==> tundra <==
// Top_FFT
module Top_FFT #(
    parameter   INTEGER_SIZE = 4,
                FRACT_SIZE = 14,
                NFFT = 64
) (
    input       wire                                             clk, rst,
    input       wire                                             start_FFT,
    input       wire    signed  [INTEGER_SIZE+FRACT_SIZE-1:0]    serial_in_r, serial_in_i,
    output      wire    signed  [INTEGER_SIZE+FRACT_SIZE-1:0]    serial_out_r, serial_out_i,
    output      wire                                             end_FFT, data_valid_FFT
);
localparam DATA_WIDTH = INTEGER_SIZE+FRACT_SIZE ;
wire    [$clog2(NFFT)-1:0]        start_stages;
wire    [DATA_WIDTH-1:0]        stage2_in_r, stage2_in_i;
wire    [DATA_WIDTH-1:0]        stage3_in_r, stage3_in_i;
wire    [DATA_WIDTH-1:0]        stage4_in_r, stage4_in_i;
wire    [DATA_WIDTH-1:0]        stage5_in_r, stage5_in_i;
wire    [DATA_WIDTH-1:0]        stage6_in_r, stage6_in_i;
wire    [DATA_WIDTH-1:0]        stage7_in_r, stage7_in_i;
  ...
==> flow/config.mk <==
export PLATFORM = sky130hd
export DESIGN_NAME = Top_FFT
export DESIGN_NICKNAME = Top_FFT
export VERILOG_FILES = /design/flow/design.v
export SDC_FILE = /design/flow/constraint.sdc
export NUM_CORES = 4
export LEC_CHECK = 0
export ABC_AREA = 1
export CAP_MARGIN = 20
export CORE_MARGIN = 2
export CORE_UTILIZATION = 70
export CTS_CLUSTER_DIAMETER = 227
export CTS_CLUSTER_SIZE = 35
export MAX_ROUTING_LAYER = met4
export PLACE_DENSITY = 0.64
export SETUP_SLACK_MARGIN = 1.89
export SLEW_MARGIN = 20
==> flow/constraint.sdc <==
create_clock -name core_clock -period 7.06 [get_ports {clk}]
set_input_delay 1.4120 -clock core_clock [delete_from_list [all_inputs] [get_ports {clk}]]
set_output_delay 1.4120 -clock core_clock [all_outputs]
set_load 0.01 [all_outputs]
run.sh (not shown) runs the stock make flow with config.mk's settings and CLKGATE_MAP_FILE=.
==> xenon: changes against tundra <==
Settings changed: ABC_AREA 1 to default, CORE_UTILIZATION 70 to 40, CTS_CLUSTER_DIAMETER 227 to default, CTS_CLUSTER_SIZE 35 to default, MAX_ROUTING_LAYER met4 to default, PLACE_DENSITY 0.64 to 0.6, SETUP_SLACK_MARGIN 1.89 to 0.53.
==> flow/constraint.sdc (replaced) <==
create_clock -name core_clock -period 10.7 [get_ports {clk}]
set_input_delay 2.1400 -clock core_clock [delete_from_list [all_inputs] [get_ports {clk}]]
set_output_delay 2.1400 -clock core_clock [all_outputs]
set_load 0.01 [all_outputs]
==> results.toml <==
# implementation run metrics
[status]
status = "timing/DRC/antenna clean"

[clocking]
cts_buffers = 345

[yosys]
synth.cellmix.simpleShare_pct = 8.357
ys_cells = 17810

[die]
fp_util_pct = 40.11
rows = 263
coreArea_um2 = 512700
(the above is from xenon)
==> results.toml <==
# implementation run metrics
[status]
status = "did not finish"
stop_stage = "global routing (5_1_grt)"

[yosys]
synth.cellmix.simpleShare_pct = 11.01
synth_cells = 21170

[clocking]
cts_sinks = 3367

[die]
fp_util_pct = 70.46
rows = 202
ios = 77
(the above is from tundra)

========
==> job 1947: inputs <==
Top_FFT again, from the RTL that the note above started with.
Settings: LEC_CHECK=0, ABC_AREA=1, CAP_MARGIN=20, CELL_PAD_IN_SITES_DETAIL_PLACEMENT=1, CELL_PAD_IN_SITES_GLOBAL_PLACEMENT=2, CORE_MARGIN=2, CORE_UTILIZATION=40, GPL_ROUTABILITY_DRIVEN=0, SLEW_MARGIN=20; clock period 12.0 ns.
==> inputs of job 830, as changes to job 1947 <==
- ABC_AREA: 1 -> default
- CELL_PAD_IN_SITES_DETAIL_PLACEMENT: 1 -> default
- CELL_PAD_IN_SITES_GLOBAL_PLACEMENT: 2 -> default
- CORE_UTILIZATION: 40 -> 70
- GPL_ROUTABILITY_DRIVEN: 0 -> default
- PLACE_DENSITY: default -> 0.6
==> flow/constraint.sdc (replaced) <==
create_clock -name core_clock -period 8.97 [get_ports {clk}]
set_input_delay 1.7940 -clock core_clock [delete_from_list [all_inputs] [get_ports {clk}]]
set_output_delay 1.7940 -clock core_clock [all_outputs]
set_load 0.01 [all_outputs]
==> inputs of job 1918, as changes to job 1947 <==
- CELL_PAD_IN_SITES_DETAIL_PLACEMENT: 1 -> default
- CELL_PAD_IN_SITES_GLOBAL_PLACEMENT: 2 -> default
- CORE_UTILIZATION: 40 -> 72
- CTS_CLUSTER_SIZE: default -> 99
- GPL_ROUTABILITY_DRIVEN: 0 -> default
- PLACE_DENSITY: default -> 0.6
==> flow/constraint.sdc (replaced) <==
create_clock -name core_clock -period 6.95 [get_ports {clk}]
set_input_delay 1.3900 -clock core_clock [delete_from_list [all_inputs] [get_ports {clk}]]
set_output_delay 1.3900 -clock core_clock [all_outputs]
set_load 0.01 [all_outputs]
==> inputs of job 747, as changes to job 1947 <==
- ABC_AREA: 1 -> default
- CELL_PAD_IN_SITES_DETAIL_PLACEMENT: 1 -> default
- CELL_PAD_IN_SITES_GLOBAL_PLACEMENT: 2 -> default
- CORE_UTILIZATION: 40 -> 64
- GPL_ROUTABILITY_DRIVEN: 0 -> default
- PLACE_DENSITY: default -> 0.6
==> flow/constraint.sdc (replaced) <==
create_clock -name core_clock -period 12.6 [get_ports {clk}]
set_input_delay 2.5200 -clock core_clock [delete_from_list [all_inputs] [get_ports {clk}]]
set_output_delay 2.5200 -clock core_clock [all_outputs]
set_load 0.01 [all_outputs]
==> results <==
| item | job 1918 | job 830 | job 747 | job 1947 |
|---|---|---|---|---|
| Result of the run | aborted with a tool error | complete, no violations | complete, no violations | complete, no violations |
| Stage where the flow stopped | global routing (5_1_grt) | - | - | - |
| Detailed-routed wire length on met3 | - | 33500 um | 22900 um | 17200 um |
| Share of the synthesized area in the top cell type | 39.3% | 40.9% | 40.9% | 39.3% |
| Gates resized, CTS repair | 358 | 0 | 0 | 0 |
| Final hold violations | - | 0 | 0 | 0 |
| Flop2flop setup slack | - | 0.30 ns | 2.40 ns | 2.34 ns |
| Sequential cell area fraction in the yosys report | 39.4% | 41.0% | 41.0% | 39.4% |
| CP endpoint kind | - | flop | flop | flop |
| Worst-case clock skew | - | 0.123 ns | 0.0717 ns | 0.112 ns |
| Maximum single-stage delay on the critical path | - | 0.49 ns | 0.74 ns | 0.80 ns |
| Maximum fanout along the worst path | - | 11 | 21 | 39 |
| Category of the most critical setup path | - | flop to flop | flop to flop | flop to flop |
| Distinct cell type count of the synthesized netlist | 70 | 90 | 90 | 70 |
| Floorplan utilization | 72.2% | 70.2% | 64.2% | 40.1% |
| Final routed wire length divided by cell count | - | 23.1 um | 20.5 um | 22.4 um |

========
==> branch willow: inputs <==
Top_FFT again, from the RTL that the note above started with.
clock: 7.24 ns
lec_check: 0
abc_area: 1
cap_margin: 20
core_margin: 2
core_utilization: 72
cts_cluster_diameter: 228
cts_cluster_size: 37
place_density_lb_addon: 0.03
setup_slack_margin: 2.07
slew_margin: 20
==> branch cedar (differences from branch willow) <==
==> flow/config.mk (replaced) <==
export PLATFORM = sky130hd
export DESIGN_NAME = Top_FFT
export DESIGN_NICKNAME = Top_FFT
export VERILOG_FILES = /design/flow/design.v
export SDC_FILE = /design/flow/constraint.sdc
export NUM_CORES = 4
export LEC_CHECK = 0
export CAP_MARGIN = 20
export CORE_MARGIN = 2
export CORE_UTILIZATION = 72
export CTS_CLUSTER_SIZE = 10
export PLACE_DENSITY = 0.6
export SETUP_SLACK_MARGIN = 2.09
export SLEW_MARGIN = 20
export TNS_END_PERCENT = 5
==> flow/constraint.sdc (replaced) <==
create_clock -name core_clock -period 9.71 [get_ports {clk}]
set_input_delay 1.9420 -clock core_clock [delete_from_list [all_inputs] [get_ports {clk}]]
set_output_delay 1.9420 -clock core_clock [all_outputs]
set_load 0.01 [all_outputs]
==> branch violet (differences from branch willow) <==
==> flow/config.mk (replaced) <==
export PLATFORM = sky130hd
export DESIGN_NAME = Top_FFT
export DESIGN_NICKNAME = Top_FFT
export VERILOG_FILES = /design/flow/design.v
export SDC_FILE = /design/flow/constraint.sdc
export NUM_CORES = 4
export LEC_CHECK = 0
export CAP_MARGIN = 20
export CORE_MARGIN = 2
export CORE_UTILIZATION = 61
export PLACE_DENSITY = 0.6
export SLEW_MARGIN = 20
==> flow/constraint.sdc (replaced) <==
create_clock -name core_clock -period 6.92 [get_ports {clk}]
set_input_delay 1.3840 -clock core_clock [delete_from_list [all_inputs] [get_ports {clk}]]
set_output_delay 1.3840 -clock core_clock [all_outputs]
set_load 0.01 [all_outputs]
==> notes <==
Branch violet finished but fails on negative setup slack. Branch willow ended with an error in global routing, error GRT-0232. Branch cedar finished with timing, DRC and antenna clean.
In branch violet the register-to-register slack is worse than in branch cedar, by 2.5 ns.
Die area: branch cedar < branch willow < branch violet.
Against branch violet, the cell count of branch cedar is smaller by about 8%.
Against branch violet, the power of branch cedar is smaller by 28%.
Core utilization: branch cedar is higher than branch violet (8.7 points).
Between branch cedar and branch violet, the lower via count is in branch violet (gap about 5.5%, measured against branch violet).
Count of clock-buffer cells in the layout: branch cedar is lower than branch violet (21).
==> figures <==
| metric | branch willow | branch violet | branch cedar |
|---|---|---|---|
| Met3 routed wirelength | - | 22000 um | 47000 um |
| Outcome | aborted with a tool error | failed layout checks | timing/DRC/antenna clean |
| Failing step | global routing | - | - |
| Violated checks | - | negative setup slack | - |
| Combinational Power Share | - | 0.024 | 0.027 |
| Area of the mapped netlist | 0.214 mm^2 | 0.206 mm^2 | 0.206 mm^2 |
| Clock network area share | - | 0.0489 | 0.0485 |
| Post-layout worst setup margin | - | -1.10 ns | 1.39 ns |
| Share of the cycle needed by the critical path after routing | - | 1.16 | 0.856 |
| Max VDD drop | - | 265 uV | 211 uV |
| Worst hold path endpoint | - | ST1.MS1.for_loop[7].genblk1.u1_r.out_data[11] | ST1.MS1.for_loop[30].genblk1.u1_i.out_data[3] |
| Achievable frequency | - | 125 MHz | 120 MHz |
| DRC Markers | - | 0 | 0 |
| Number of H-tree levels | 3 | 5 | 5 |
| DRC marker count from the first detailed-route iteration | - | 7602 | 13.6k |
| Multiplexer area fraction after synthesis | 0.00759 | 0.0161 | 0.0161 |
| Non-CTS inverters | - | 3559 | 3559 |
| Post-Syn Instances | 21.2k | 17.8k | 17.8k |

========
==> inputs of fjord <==
Starting RTL as in the previous note.
## Top_FFT
module Top_FFT #(
    parameter   INTEGER_SIZE = 4,
                FRACT_SIZE = 14,
                NFFT = 64
) (
    input       wire                                             clk, rst,
    input       wire                                             start_FFT,
    input       wire    signed  [INTEGER_SIZE+FRACT_SIZE-1:0]    serial_in_r, serial_in_i,
    output      wire    signed  [INTEGER_SIZE+FRACT_SIZE-1:0]    serial_out_r, serial_out_i,
    output      wire                                             end_FFT, data_valid_FFT
);
export LEC_CHECK = 0
export ABC_AREA = 1
export CAP_MARGIN = 5
export CORE_ASPECT_RATIO = 0.5
export CORE_MARGIN = 2
export CORE_UTILIZATION = 70
export CTS_CLUSTER_DIAMETER = 72
export CTS_CLUSTER_SIZE = 54
export GPL_ROUTABILITY_DRIVEN = 1
export SETUP_SLACK_MARGIN = 1.59
export SLEW_MARGIN = 20
export TNS_END_PERCENT = 75
create_clock -name core_clock -period 5.96 [get_ports {clk}]
==> inputs of indigo, as changes to fjord <==
==> flow/config.mk (replaced) <==
export PLATFORM = sky130hd
export DESIGN_NAME = Top_FFT
export DESIGN_NICKNAME = Top_FFT
export VERILOG_FILES = /design/flow/design.v
export SDC_FILE = /design/flow/constraint.sdc
export NUM_CORES = 4
export LEC_CHECK = 0
export CAP_MARGIN = 10
export CORE_MARGIN = 2
export CORE_UTILIZATION = 50
export CTS_CLUSTER_DIAMETER = 72
export CTS_CLUSTER_SIZE = 15
export GPL_ROUTABILITY_DRIVEN = 1
export GPL_TIMING_DRIVEN = 0
export PLACE_DENSITY_LB_ADDON = 0.05
export SETUP_SLACK_MARGIN = -0.31
export SLEW_MARGIN = 20
export TNS_END_PERCENT = 75
==> flow/constraint.sdc (replaced) <==
create_clock -name core_clock -period 8.4 [get_ports {clk}]
set_input_delay 1.6800 -clock core_clock [delete_from_list [all_inputs] [get_ports {clk}]]
set_output_delay 1.6800 -clock core_clock [all_outputs]
set_load 0.01 [all_outputs]
==> inputs of delta, as changes to fjord <==
--- a/flow/config.mk
+++ b/flow/config.mk
@@ -7,11 +7,10 @@
 export LEC_CHECK = 0
-export ABC_AREA = 1
 export CAP_MARGIN = 5
-export CORE_ASPECT_RATIO = 0.5
 export CORE_MARGIN = 2
-export CORE_UTILIZATION = 70
+export CORE_UTILIZATION = 61
 export CTS_CLUSTER_DIAMETER = 72
-export CTS_CLUSTER_SIZE = 54
+export CTS_CLUSTER_SIZE = 33
 export GPL_ROUTABILITY_DRIVEN = 1
-export SETUP_SLACK_MARGIN = 1.59
+export PLACE_DENSITY_LB_ADDON = 0.05
+export SETUP_SLACK_MARGIN = 0.82
 export SLEW_MARGIN = 20
==> flow/constraint.sdc (replaced) <==
create_clock -name core_clock -period 8.4 [get_ports {clk}]
set_input_delay 1.6800 -clock core_clock [delete_from_list [all_inputs] [get_ports {clk}]]
set_output_delay 1.6800 -clock core_clock [all_outputs]
set_load 0.01 [all_outputs]
==> out/summary.txt <==
run status = complete, no violations
width of the die = 585 um
total routing usage reported by global routing = 27.6%
height of the chip = 585 um
AND/OR/NAND/NOR Cells, Area Fraction = 8.36%
mean area per synthesized cell = 11.5 um2
Placed Area = 214000 um2
Max clock buf depth = 4
# Post-CTS Setup Buffers = 69
total die area = 342000 um2
TritonCTS buffer count = 172
(the above is from delta)
==> out/summary.txt <==
Seq cells post-synth = 3367
run status = did not finish
width of the die = 785 um
Placed Area = 231000 um2
mean area per synthesized cell = 10.1 um2
Max clock buf depth = 3
TritonCTS buffer count = 94
first logged error message = [ERROR GRT-0232] Routing congestion too high. Check the congestion heatmap in the GUI.
AND/OR/NAND/NOR Cells, Area Fraction = 11.0%
height of the chip = 395 um
last flow stage reached = global routing (5_1_grt)
total die area = 310000 um2
cell total after placement = 26216
total routing usage reported by global routing = 52.0%
(the above is from fjord)
==> out/summary.txt <==
Placed Area = 214000 um2
Layout non-clock buf frac = 2.49%
Setup violations, final = 34
AND/OR/NAND/NOR Cells, Area Fraction = 8.36%
height of the chip = 645 um
Max Fanout on Critical Path = 8
width of the die = 645 um
run status = complete, but fails checks
total routing usage reported by global routing = 25.9%
hold path cells = 0
total die area = 416000 um2
mean area per synthesized cell = 11.5 um2
Hold Crit Class = reg -> reg
setup ws final = -549 ps
layout checks that failed = negative setup slack
Max clock buf depth = 4
Adder Area Share = 32.9%
(the above is from indigo)

========
==> inputs of run X <==
Starting RTL as in the previous note.
clock: 6.32 ns
lec_check: 0
cap_margin: 5
core_margin: 2
core_utilization: 58
cts_cluster_diameter: 72
cts_cluster_size: 33
gpl_routability_driven: 1
place_density_lb_addon: 0.05
setup_slack_margin: -0.31
slew_margin: 20
tns_end_percent: 75
==> run R (differences from run X) <==
Settings changed: CAP_MARGIN 5 to 20, CORE_UTILIZATION 58 to 40, CTS_CLUSTER_DIAMETER 72 to default, CTS_CLUSTER_SIZE 33 to default, GPL_ROUTABILITY_DRIVEN 1 to default, PLACE_DENSITY from default to 0.6, PLACE_DENSITY_LB_ADDON 0.05 to default, SETUP_SLACK_MARGIN -0.31 to default, TNS_END_PERCENT 75 to default.
==> flow/constraint.sdc (replaced) <==
create_clock -name core_clock -period 10.7 [get_ports {clk}]
set_input_delay 2.1400 -clock core_clock [delete_from_list [all_inputs] [get_ports {clk}]]
set_output_delay 2.1400 -clock core_clock [all_outputs]
set_load 0.01 [all_outputs]
==> results <==
| item | run R | run X |
|---|---|---|
| Count of clock-net buffers in the final layout | 463 | 178 |
| Post-CTS setup repair buffer count | 0 | 6 |
| Number of signal-net buffers in the layout | 297 | 1752 |
| Unrepaired setup endpoints after global routing | false | true |
| Final worst path period need | 9560 ps | 8040 ps |
| Placed insts | 24377 | 23771 |
| Vias in the first global route | 129344 | 133440 |
| 1st-iter DRT viols | 6106 | 7110 |
| Maximum level of the CTS H-tree | 5 | 4 |
| CP max FO | 19 | 25 |
| ClkCell Share | 5.31% | 2.70% |
| Number of fillers in the final layout | 47201 | 27094 |
| Worst Hold Slack | 283 ps | 264 ps |
| Result of the run | finished clean | complete, but fails checks |
| Reasons for failing layout checks | - | negative setup slack |
| Antenna violations before repair | 13 | 28 |
| Worst-path cell with the longest stage delay | sky130_fd_sc_hd__a311oi_1 | sky130_fd_sc_hd__fa_2 |
| P_clk | 12.6 mW | 13.7 mW |
| Seq power | 13.2 mW | 22.4 mW |
| Sequential fraction of design power | 50.1% | 60.3% |
| Fraction of met1 tracks used by global routing | 23.8% | 39.4% |
| Cells on worst reg2reg path | 34 | 35 |
| Met3 usage in global routing | 2.12% | 2.99% |
| Clk pin slew, worst setup/hold paths | 70 ps | 120 ps |
| Latest clock arrival within the worst-skew pair | 1010 ps | 940 ps |
| Total number of cells along the worst setup path | 34 | 35 |
Power is estimated from default activity; no workload was simulated.
